==> flow/design.v (excerpt) <==
module top(
		input wire [31:0] opa,
		input wire [31:0] opb,
		input wire start,
		input wire rst,
		input wire clk,
		output reg done,
		output reg [31:0] result
);
clock: 7.0 ns
lec_check: 0
cap_margin: 20
core_aspect_ratio: 0.5
core_margin: 2
core_utilization: 66
cts_cluster_diameter: 322
cts_cluster_size: 91
hold_slack_margin: -0.08
max_routing_layer: met4
place_density: 0.38
setup_slack_margin: -0.5
slew_margin: 20
tns_end_percent: 10
run.sh (not shown) runs the stock make flow with config.mk's settings and CLKGATE_MAP_FILE=.
Change:
==> flow/config.mk (replaced) <==
export PLATFORM = sky130hd
export DESIGN_NAME = top
export DESIGN_NICKNAME = top
export VERILOG_FILES = /design/flow/design.v
export SDC_FILE = /design/flow/constraint.sdc
export NUM_CORES = 4
export LEC_CHECK = 0
export ABC_AREA = 1
export CAP_MARGIN = 20
export CORE_MARGIN = 2
export CORE_UTILIZATION = 72
export CTS_CLUSTER_DIAMETER = 154
export CTS_CLUSTER_SIZE = 10
export PLACE_DENSITY = 0.42
export SETUP_SLACK_MARGIN = 0.35
export SLEW_MARGIN = 20
==> flow/constraint.sdc (replaced) <==
create_clock -name core_clock -period 2.78 [get_ports {clk}]
set_input_delay 0.5560 -clock core_clock [delete_from_list [all_inputs] [get_ports {clk}]]
set_output_delay 0.5560 -clock core_clock [all_outputs]
set_load 0.01 [all_outputs]
Effect:
- With this change the flow never finished: it broke off in clock tree synthesis (4_1_cts), error DPL-0038
- synthesized cell count increases by about 40%
- die area fell by about 4%
- synthesized area came out higher by 4.7%
Change:
--- a/flow/config.mk
+++ b/flow/config.mk
@@ -8 +7,0 @@
-export ABC_AREA = 1
@@ -11,5 +10,6 @@
-export CORE_UTILIZATION = 72
-export CTS_CLUSTER_DIAMETER = 154
-export CTS_CLUSTER_SIZE = 10
-export PLACE_DENSITY = 0.42
-export SETUP_SLACK_MARGIN = 0.35
+export CORE_UTILIZATION = 66
+export CTS_CLUSTER_DIAMETER = 322
+export CTS_CLUSTER_SIZE = 91
+export HOLD_SLACK_MARGIN = -0.08
+export MAX_ROUTING_LAYER = met4
+export PLACE_DENSITY = 0.38
@@ -16,0 +17 @@
+export TNS_END_PERCENT = 10
==> flow/constraint.sdc (replaced) <==
create_clock -name core_clock -period 7.0 [get_ports {clk}]
set_input_delay 1.4000 -clock core_clock [delete_from_list [all_inputs] [get_ports {clk}]]
set_output_delay 1.4000 -clock core_clock [all_outputs]
set_load 0.01 [all_outputs]
Outcome:
- This time the run ran to the end with no violations
- die size goes up by 4.1%
- area after synthesis goes down by about 4.5%
- synthesized cell count goes down by 28%
Change:
==> flow/config.mk (replaced) <==
export PLATFORM = sky130hd
export DESIGN_NAME = top
export DESIGN_NICKNAME = top
export VERILOG_FILES = /design/flow/design.v
export SDC_FILE = /design/flow/constraint.sdc
export NUM_CORES = 4
export LEC_CHECK = 0
export CAP_MARGIN = 20
export CELL_PAD_IN_SITES_GLOBAL_PLACEMENT = 1
export CORE_MARGIN = 2
export CORE_UTILIZATION = 40
export SLEW_MARGIN = 20
export TNS_END_PERCENT = 95
What happened: The changed run completed without violations; synthesized area is unchanged; design area grows by 2.1%; hold slack degrades by 51 ps; synthesized cell count is unchanged; utilization shrinks by 29 points; clock skew stays flat; routed wire length grows by 12%.
Change:
--- a/flow/config.mk
+++ b/flow/config.mk
@@ -8 +8,3 @@
-export CAP_MARGIN = 20
+export ABC_AREA = 1
+export CAP_MARGIN = 10
+export CELL_PAD_IN_SITES_DETAIL_PLACEMENT = 2
@@ -9,0 +12 @@
+export CORE_ASPECT_RATIO = 1.14
@@ -11,3 +14,4 @@
-export CORE_UTILIZATION = 40
-export SLEW_MARGIN = 20
-export TNS_END_PERCENT = 95
+export CORE_UTILIZATION = 67
+export CTS_CLUSTER_SIZE = 91
+export PLACE_DENSITY = 0.47
+export SLEW_MARGIN = 0
=> Now the flow stopped in global placement without I/O (3_1_place_gp_skip_io); area after synthesis is higher by a few percent; synthesized cell count is higher by well over a third; die area is lower by well over a third.
Change:
==> flow/config.mk (replaced) <==
export PLATFORM = sky130hd
export DESIGN_NAME = top
export DESIGN_NICKNAME = top
export VERILOG_FILES = /design/flow/design.v
export SDC_FILE = /design/flow/constraint.sdc
export NUM_CORES = 4
export LEC_CHECK = 0
export ABC_AREA = 1
export CAP_MARGIN = 15
export CORE_MARGIN = 2
export CORE_UTILIZATION = 40
export SLEW_MARGIN = 15
With this change the flow produced a clean layout.
Die size rises by well over a third.
Synthesized area does not change.
Synthesized cell count does not change.

---

Starting RTL as in the previous note.
make LEC_CHECK=0 ABC_AREA=1 CAP_MARGIN=10 CELL_PAD_IN_SITES_DETAIL_PLACEMENT=2 CELL_PAD_IN_SITES_GLOBAL_PLACEMENT=2 CORE_ASPECT_RATIO=1.76 CORE_MARGIN=7 CORE_UTILIZATION=61 CTS_CLUSTER_DIAMETER=270 CTS_CLUSTER_SIZE=90 GPL_ROUTABILITY_DRIVEN=1 HOLD_SLACK_MARGIN=0.22 MIN_ROUTING_LAYER=met2 SETUP_SLACK_MARGIN=-0.13 SLEW_MARGIN=10 TNS_END_PERCENT=40 finish   # period 9.86 ns
The baseline ended with an error in 3_1_place_gp_skip_io.
Next try:
Settings changed: ABC_AREA 1 to default, CAP_MARGIN 10 to 20, CELL_PAD_IN_SITES_DETAIL_PLACEMENT 2 to default, CELL_PAD_IN_SITES_GLOBAL_PLACEMENT 2 to default, CORE_ASPECT_RATIO 1.76 to default, CORE_MARGIN 7 to 2, CORE_UTILIZATION 61 to 40, CTS_CLUSTER_DIAMETER 270 to default, CTS_CLUSTER_SIZE 90 to default, GPL_ROUTABILITY_DRIVEN 1 to default, HOLD_SLACK_MARGIN 0.22 to default, MIN_ROUTING_LAYER met2 to default, SETUP_SLACK_MARGIN -0.13 to default, SLEW_MARGIN 10 to 20, TNS_END_PERCENT 40 to default.
Clock period 9.86 ns to 6.26 ns, I/O delays scaled along.
Result: The new run finished clean. Die size grows by 27%. Synthesized area shrinks by 4.5%. Synthesized cell count shrinks by 28%.
Next try:
Settings changed: CORE_UTILIZATION 40 to 64.
Clock period 6.26 ns to 4.67 ns, I/O delays scaled along.
Effect: The changed run finished but fails on negative setup slack. Worst setup slack gets worse by 0.66 ns. Wire length came out lower by a little under a tenth.
Next try:
Settings changed: CORE_UTILIZATION 64 to 42, CTS_CLUSTER_DIAMETER from default to 322, CTS_CLUSTER_SIZE from default to 91, HOLD_SLACK_MARGIN from default to -0.08, PLACE_DENSITY from default to 0.38, TNS_END_PERCENT from default to 10.
Clock period 4.67 ns to 7.0 ns, I/O delays scaled along.
The changed run completed without violations.
Worst setup slack gets better by 0.56 ns.
Critical path depth went up by 1.
Design area went down by 6.8%.
Utilization went down by 31 points.
Die size went up by 51%.
Wire length went up by 4.9%.
Sequential share of layout area went up by 1.2 points.

---

top again, from the RTL that the note above started with.
clock: 9.86 ns
lec_check: 0
abc_area: 0
cap_margin: 10
cell_pad_in_sites_detail_placement: 1
cell_pad_in_sites_global_placement: 2
core_aspect_ratio: 1.76
core_margin: 7
core_utilization: 50
cts_cluster_diameter: 270
cts_cluster_size: 90
gpl_routability_driven: 1
hold_slack_margin: 0.22
min_routing_layer: met1
slew_margin: 20
tns_end_percent: 40
The starting point finished with timing, DRC and antenna clean.
Then changed:
==> flow/config.mk (replaced) <==
export PLATFORM = sky130hd
export DESIGN_NAME = top
export DESIGN_NICKNAME = top
export VERILOG_FILES = /design/flow/design.v
export SDC_FILE = /design/flow/constraint.sdc
export NUM_CORES = 4
export LEC_CHECK = 0
export ABC_AREA = 0
export CAP_MARGIN = 15
export CORE_ASPECT_RATIO = 1.76
export CORE_MARGIN = 2
export CORE_UTILIZATION = 58
export CTS_CLUSTER_SIZE = 94
export GPL_ROUTABILITY_DRIVEN = 0
export MIN_ROUTING_LAYER = met1
export SETUP_SLACK_MARGIN = 0.96
export SLEW_MARGIN = 20
export TNS_END_PERCENT = 35
==> flow/constraint.sdc (replaced) <==
create_clock -name core_clock -period 5.13 [get_ports {clk}]
set_input_delay 1.0260 -clock core_clock [delete_from_list [all_inputs] [get_ports {clk}]]
set_output_delay 1.0260 -clock core_clock [all_outputs]
set_load 0.01 [all_outputs]
Result: Now the flow completed, yet does not pass: negative setup slack. Final area came out higher by about a fifth. Worst hold slack is about the same. Via count came out higher by roughly a tenth.
Then changed:
==> flow/config.mk (replaced) <==
export PLATFORM = sky130hd
export DESIGN_NAME = top
export DESIGN_NICKNAME = top
export VERILOG_FILES = /design/flow/design.v
export SDC_FILE = /design/flow/constraint.sdc
export NUM_CORES = 4
export LEC_CHECK = 0
export ABC_AREA = 1
export CAP_MARGIN = 20
export CORE_MARGIN = 2
export CORE_UTILIZATION = 72
export PLACE_DENSITY_LB_ADDON = 0.08
export SETUP_SLACK_MARGIN = 0.8
export SLEW_MARGIN = 20
==> flow/constraint.sdc (replaced) <==
create_clock -name core_clock -period 2.72 [get_ports {clk}]
set_input_delay 0.5440 -clock core_clock [delete_from_list [all_inputs] [get_ports {clk}]]
set_output_delay 0.5440 -clock core_clock [all_outputs]
set_load 0.01 [all_outputs]
Now the flow died in clock tree synthesis (4_1_cts). Synthesized cell count rises by 40%. Die area falls by 15%. Synthesized area rises by 4.7%.
Then changed:
==> flow/config.mk (replaced) <==
export PLATFORM = sky130hd
export DESIGN_NAME = top
export DESIGN_NICKNAME = top
export VERILOG_FILES = /design/flow/design.v
export SDC_FILE = /design/flow/constraint.sdc
export NUM_CORES = 4
export LEC_CHECK = 0
export ABC_AREA = 1
export CAP_MARGIN = 10
export CELL_PAD_IN_SITES_DETAIL_PLACEMENT = 2
export CORE_ASPECT_RATIO = 1.14
export CORE_MARGIN = 2
export CORE_UTILIZATION = 67
export CTS_CLUSTER_SIZE = 91
export PLACE_DENSITY = 0.47
export SLEW_MARGIN = 15
==> flow/constraint.sdc (replaced) <==
create_clock -name core_clock -period 7.0 [get_ports {clk}]
set_input_delay 1.4000 -clock core_clock [delete_from_list [all_inputs] [get_ports {clk}]]
set_output_delay 1.4000 -clock core_clock [all_outputs]
set_load 0.01 [all_outputs]
=> With this change the flow aborted during detailed placement (3_5_place_dp), error DPL-0033; die area rose by 7.3%; area after synthesis does not change; synthesized cell count stays the same.

---

top again, from the RTL that the note above started with.
clock: 7.41 ns
lec_check: 0
abc_area: 0
cap_margin: 15
core_aspect_ratio: 1.76
core_margin: 4
core_utilization: 50
cts_cluster_size: 94
gpl_routability_driven: 0
min_routing_layer: met1
setup_slack_margin: 0.96
slew_margin: 20
tns_end_percent: 35
The first run completed without violations.
==> next run, changes <==
--- a/flow/config.mk
+++ b/flow/config.mk
@@ -9,5 +9,6 @@
 export CAP_MARGIN = 15
-export CORE_ASPECT_RATIO = 1.76
+export CORE_ASPECT_RATIO = 0.5
 export CORE_MARGIN = 4
-export CORE_UTILIZATION = 50
+export CORE_UTILIZATION = 42
+export CTS_CLUSTER_DIAMETER = 337
 export CTS_CLUSTER_SIZE = 94
@@ -15,4 +16,4 @@
 export MIN_ROUTING_LAYER = met1
-export SETUP_SLACK_MARGIN = 0.96
+export SETUP_SLACK_MARGIN = -0.73
 export SLEW_MARGIN = 20
-export TNS_END_PERCENT = 35
+export TNS_END_PERCENT = 5
Area after synthesis does not change.
Routed wire length drops by 4.0%.
Non-clock buffer count is lower by 1.
Clock skew stays flat.
==> next run, changes <==
==> flow/config.mk (replaced) <==
export PLATFORM = sky130hd
export DESIGN_NAME = top
export DESIGN_NICKNAME = top
export VERILOG_FILES = /design/flow/design.v
export SDC_FILE = /design/flow/constraint.sdc
export NUM_CORES = 4
export LEC_CHECK = 0
export ABC_AREA = 1
export CAP_MARGIN = 15
export CORE_ASPECT_RATIO = 0.86
export CORE_MARGIN = 2
export CORE_UTILIZATION = 58
export CTS_CLUSTER_SIZE = 94
export GPL_ROUTABILITY_DRIVEN = 0
export MIN_ROUTING_LAYER = met1
export PLACE_DENSITY_LB_ADDON = 0.1
export SETUP_SLACK_MARGIN = -0.35
export SLEW_MARGIN = 20
export TNS_END_PERCENT = 35
==> flow/constraint.sdc (replaced) <==
create_clock -name core_clock -period 3.48 [get_ports {clk}]
set_input_delay 0.6960 -clock core_clock [delete_from_list [all_inputs] [get_ports {clk}]]
set_output_delay 0.6960 -clock core_clock [all_outputs]
set_load 0.01 [all_outputs]
Now the flow finished with setup timing left.
Clock-buffer cell count does not change.
Worst setup slack gets worse by 1.5 ns.
Cell area climbs by about a fifth.
Hold slack degrades by 0.11 ns.
Synthesized cell count rose by well over a third.

---

Setup of run A:
Starting RTL as in the previous note.
// top
module top(
		input wire [31:0] opa,
		input wire [31:0] opb,
		input wire start,
		input wire rst,
		input wire clk,
		output reg done,
		output reg [31:0] result
);
Settings: LEC_CHECK=0, ABC_AREA=1, CAP_MARGIN=20, CORE_ASPECT_RATIO=1.74, CORE_MARGIN=2, CORE_UTILIZATION=72, CTS_CLUSTER_DIAMETER=393, CTS_CLUSTER_SIZE=98, PLACE_DENSITY_LB_ADDON=0.08, SETUP_SLACK_MARGIN=0.8, SLEW_MARGIN=20; clock period 2.72 ns.
Run A did not finish; the tool stopped in 4_1_cts with error DPL-0038.
Inputs modified between run A and run B:
Settings: CORE_ASPECT_RATIO removed (was 1.74); ABC_AREA removed (was 1); CTS_CLUSTER_DIAMETER removed (was 393); CTS_CLUSTER_SIZE removed (was 98); SETUP_SLACK_MARGIN removed (was 0.8); CORE_UTILIZATION changed from 72 to 40; PLACE_DENSITY_LB_ADDON removed (was 0.08); the clock period (ns, I/O delays scaled along) changed from 2.72 to 7.0.
## What came out
Run B: full flow OK, the timing, design-rule and antenna checks passed. Summary of run B over run A: post-synthesis cell count lost 659; area of the placeable core picked up an extra about 70%; die area picked up an extra 14000 sq um; fraction of synthesized cell area in xor and xnor cells lost 0.42 points; width of the die picked up an extra about 70%. Diff run A -> run B: total standard cell area after synthesis decreased 620 sq um; sequential share of the synthesized area increased 0.93 points; synthesized chip area reported by yosys decreased 620 sq um; placed standard-cell area decreased 20%; number of placed cells counting well taps decreased 30%. Comparing run B and run A, post-synthesis average cell area is higher on run B.
What run C does differently from run B at the input level:
Settings: CORE_UTILIZATION: 40 -> 72; ABC_AREA: unset -> 1; PLACE_DENSITY: unset -> 0.42; the clock period (ns, I/O delays scaled along): 7.0 -> 2.78.
==> results <==
Stage in which a tool error killed run C: 4_1_cts. Re synthesized cell count: run B and run C aren't equal, and the higher value belongs to run C. Re count of instantiated cells in the yosys netlist: run B and run C aren't equal, and the lower value belongs to run B. NOTE: starting density of the core in run C exceeds that of run B. Run C vs run B: final weighted congestion in routability-driven placement up. Run B → run C: post-synth area from yosys stat grew by 620 sq um; setup slack after placement shrank by 2.11 ns. Changes observed in run C relative to run B: per-instance average area after synthesis went down; summed instance area of the synthesized netlist went up.

---

top again, from the RTL that the note above started with.
Design top, start of the top module:
module top(
		input wire [31:0] opa,
		input wire [31:0] opb,
		input wire start,
		input wire rst,
		input wire clk,
		output reg done,
		output reg [31:0] result
);
make LEC_CHECK=0 ABC_AREA=1 CAP_MARGIN=40 CELL_PAD_IN_SITES_GLOBAL_PLACEMENT=3 CORE_ASPECT_RATIO=1.63 CORE_MARGIN=2 CORE_UTILIZATION=40 CTS_CLUSTER_SIZE=57 GPL_ROUTABILITY_DRIVEN=0 GPL_TIMING_DRIVEN=0 HOLD_SLACK_MARGIN=0.27 MIN_ROUTING_LAYER=met1 SLEW_MARGIN=25 TNS_END_PERCENT=55 finish   # period 7.8 ns
The baseline did not get past global placement without I/O (GPL-0301).
Rerun with:
ABC_AREA = not set   (was 1)
CAP_MARGIN = 20   (was 40)
CELL_PAD_IN_SITES_GLOBAL_PLACEMENT = not set   (was 3)
CORE_ASPECT_RATIO = not set   (was 1.63)
CORE_UTILIZATION = 58   (was 40)
CTS_CLUSTER_SIZE = not set   (was 57)
GPL_ROUTABILITY_DRIVEN = not set   (was 0)
GPL_TIMING_DRIVEN = not set   (was 0)
HOLD_SLACK_MARGIN = not set   (was 0.27)
MIN_ROUTING_LAYER = not set   (was met1)
SLEW_MARGIN = 20   (was 25)
TNS_END_PERCENT = not set   (was 55)
clock period = 6.26 ns   (was 7.8 ns; I/O delays follow)
With this change the flow passed the timing, design-rule and antenna checks; die size shrinks by 34%; area after synthesis shrinks by 4.5%; synthesized cell count shrinks by about 30%.
Rerun with:
ABC_AREA = 1   (was not set)
CORE_ASPECT_RATIO = 1.13   (was not set)
CORE_UTILIZATION = 72   (was 58)
CTS_CLUSTER_DIAMETER = 371   (was not set)
CTS_CLUSTER_SIZE = 99   (was not set)
PLACE_DENSITY = 0.44   (was not set)
TNS_END_PERCENT = 5   (was not set)
clock period = 3.48 ns   (was 6.26 ns; I/O delays follow)
With this change the flow ended with an error in global routing.
Area after synthesis came out higher by 4.7%.
Die area came out lower by 15%.
Synthesized cell count came out higher by 40%.
Rerun with:
CORE_ASPECT_RATIO = 1.38   (was 1.13)
CTS_CLUSTER_DIAMETER = not set   (was 371)
CTS_CLUSTER_SIZE = 10   (was 99)
HOLD_SLACK_MARGIN = 0.28   (was not set)
PLACE_DENSITY = 0.42   (was 0.44)
SETUP_SLACK_MARGIN = 0.25   (was not set)
clock period = 2.71 ns   (was 3.48 ns; I/O delays follow)
Effect:
- This time the run aborted during clock tree synthesis
- die area hardly moves
- area after synthesis stays the same
- synthesized cell count does not change
